==> trial 62 <==
==> flow/design.v (excerpt) <==
module Attention_top #(
    parameter INPUT_WIDTH = 8,
    parameter NUM_CODE_WIDTH = 5,
    parameter MATRIX_SIZE = 3,
    parameter ADDR_WIDTH = $clog2(MATRIX_SIZE**2<<2),
    parameter OUTPUT_WIDTH = $clog2(MATRIX_SIZE*(2**INPUT_WIDTH))-1
)(
    input clk,
    input reset_n,
    input start,
    input softmax_req,DATA_write_EN,
    input  [INPUT_WIDTH*MATRIX_SIZE-1:0] Q_INPUT,
    input [INPUT_WIDTH*MATRIX_SIZE-1:0] MATRIX_INPUT,
    output reg [MATRIX_SIZE*OUTPUT_WIDTH-1:0] Output_RESULT,
    input output_req
);
==> flow/config.mk <==
export PLATFORM = sky130hd
export DESIGN_NAME = Attention_top
export DESIGN_NICKNAME = Attention_top
export VERILOG_FILES = /design/flow/design.v
export SDC_FILE = /design/flow/constraint.sdc
export NUM_CORES = 4
export LEC_CHECK = 0
export CAP_MARGIN = 15
export CELL_PAD_IN_SITES_DETAIL_PLACEMENT = 0
export CELL_PAD_IN_SITES_GLOBAL_PLACEMENT = 0
export CORE_MARGIN = 2
export CORE_UTILIZATION = 71
export CTS_CLUSTER_SIZE = 14
export HOLD_SLACK_MARGIN = 0.12
export MIN_ROUTING_LAYER = met1
export PLACE_DENSITY_LB_ADDON = 0.13
export SETUP_SLACK_MARGIN = 1.32
export SLEW_MARGIN = 20
export TNS_END_PERCENT = 5
==> flow/constraint.sdc <==
create_clock -name core_clock -period 6.4 [get_ports {clk}]
set_input_delay 1.2800 -clock core_clock [delete_from_list [all_inputs] [get_ports {clk}]]
set_output_delay 1.2800 -clock core_clock [all_outputs]
set_load 0.01 [all_outputs]
run.sh (not shown) runs the stock make flow with config.mk's settings and CLKGATE_MAP_FILE=.
==> inputs of build 90, as changes to trial 62 <==
ABC_AREA = 1   (was not set)
CAP_MARGIN = 20   (was 15)
CELL_PAD_IN_SITES_DETAIL_PLACEMENT = not set   (was 0)
CELL_PAD_IN_SITES_GLOBAL_PLACEMENT = not set   (was 0)
CORE_UTILIZATION = 72   (was 71)
CTS_CLUSTER_SIZE = 72   (was 14)
HOLD_SLACK_MARGIN = not set   (was 0.12)
MIN_ROUTING_LAYER = not set   (was met1)
PLACE_DENSITY = 0.65   (was not set)
PLACE_DENSITY_LB_ADDON = not set   (was 0.13)
SETUP_SLACK_MARGIN = -0.15   (was 1.32)
TNS_END_PERCENT = not set   (was 5)
==> flow/constraint.sdc (replaced) <==
create_clock -name core_clock -period 2.92 [get_ports {clk}]
set_input_delay 0.5840 -clock core_clock [delete_from_list [all_inputs] [get_ports {clk}]]
set_output_delay 0.5840 -clock core_clock [all_outputs]
set_load 0.01 [all_outputs]
==> inputs of trial 79, as changes to trial 62 <==
CAP_MARGIN = 20   (was 15)
CELL_PAD_IN_SITES_DETAIL_PLACEMENT = not set   (was 0)
CELL_PAD_IN_SITES_GLOBAL_PLACEMENT = not set   (was 0)
CORE_UTILIZATION = 72   (was 71)
CTS_CLUSTER_SIZE = 21   (was 14)
HOLD_SLACK_MARGIN = not set   (was 0.12)
MIN_ROUTING_LAYER = not set   (was met1)
PLACE_DENSITY_LB_ADDON = not set   (was 0.13)
SETUP_SLACK_MARGIN = 0.38   (was 1.32)
TNS_END_PERCENT = not set   (was 5)
==> flow/constraint.sdc (replaced) <==
create_clock -name core_clock -period 3.43 [get_ports {clk}]
set_input_delay 0.6860 -clock core_clock [delete_from_list [all_inputs] [get_ports {clk}]]
set_output_delay 0.6860 -clock core_clock [all_outputs]
set_load 0.01 [all_outputs]
==> notes <==
- Routed wire length, lowest first: trial 62, trial 79, build 90.
- Between build 90 and trial 79, the lower synthesized cell count is in trial 79 (gap about 24%, measured against trial 79).
- Of build 90 and trial 62, trial 62 has the higher worst setup slack (gap 2.2 ns).
- In trial 62 the sequential power is lower than in trial 79, by 47%.
- In synthesized area, trial 62 and trial 79 do not differ.
- Trial 62 went through all stages and came out clean. Trial 79 completed without violations. Build 90 completed and failed the layout checks on setup timing.
- Non-clock buffer count: trial 62 < build 90 < trial 79.
- Of build 90 and trial 62, trial 62 has the higher register-to-register slack (gap 2.2 ns).
- In trial 62 the clock power is lower than in build 90, by about 54%.
- Clock skew: trial 62 is lower than build 90 (0.051 ns).
- In trial 62 the core utilization is lower than in trial 79, by 6.1 points.


==> job 9077 <==
Starting RTL as in the previous note.
clock: 2.98 ns
lec_check: 0
cap_margin: 15
cell_pad_in_sites_detail_placement: 0
cell_pad_in_sites_global_placement: 0
core_margin: 2
core_utilization: 64
hold_slack_margin: 0.12
min_routing_layer: met1
setup_slack_margin: 0.57
slew_margin: 20
tns_end_percent: 5
==> inputs of job 3198, as changes to job 9077 <==
--- a/flow/config.mk
+++ b/flow/config.mk
@@ -5,13 +5,16 @@
 export SDC_FILE = /design/flow/constraint.sdc
 export NUM_CORES = 4
 export LEC_CHECK = 0
+export ABC_AREA = 1
 export CAP_MARGIN = 15
 export CELL_PAD_IN_SITES_DETAIL_PLACEMENT = 0
 export CELL_PAD_IN_SITES_GLOBAL_PLACEMENT = 0
 export CORE_MARGIN = 2
-export CORE_UTILIZATION = 64
+export CORE_UTILIZATION = 72
+export CTS_CLUSTER_SIZE = 14
 export HOLD_SLACK_MARGIN = 0.12
 export MIN_ROUTING_LAYER = met1
-export SETUP_SLACK_MARGIN = 0.57
+export PLACE_DENSITY_LB_ADDON = 0.13
+export SETUP_SLACK_MARGIN = -0.43
 export SLEW_MARGIN = 20
 export TNS_END_PERCENT = 5
==> flow/constraint.sdc (replaced) <==
create_clock -name core_clock -period 4.43 [get_ports {clk}]
set_input_delay 0.8860 -clock core_clock [delete_from_list [all_inputs] [get_ports {clk}]]
set_output_delay 0.8860 -clock core_clock [all_outputs]
set_load 0.01 [all_outputs]
==> COMMIT_EDITMSG <==
Log flow metrics for this revision

- Total cell area at the placement stage: a little over 60,000 um^2
* Sequential Power: 0.0188 W
* Outcome: no timing/DRC/antenna violations
* CTS Hold Buffers Added: 0
- Per the synthesis report, the AND-OR/OR-AND share of the synthesized area is 0.121.
* Initial DRC Count: 5,078
- The main area contributors are dfrtp_1 53%, nand2_1 9.2%, inv_1 6.1%, ha_1 5.4%, o21ai_0 3.9%.
- Family with the most delay on the worst path: AND-OR/OR-AND gates
- Fill cells in the final layout number between 4,000 and 5,000.
- Share of the core filled with cells in the final layout: 0.802
* Arrival time at the worst endpoint: 4.55 ns
- Per the layout area report, the sequential fraction of cell area is 0.480.
That was job 3198.
==> COMMIT_EDITMSG <==
Log flow metrics for this revision

- Outcome: finished with violations
- Fail Reasons: negative setup slack
* Setup Viol. Count Final: 7
* CTS Hold Buffers Added: 1
* Family with the most delay on the worst path: adder cells
* Slack of the critical path: -0.101 ns
* Sequential Power: 0.0302 W
That was job 9077.
Power and IR drop assume default switching activity.
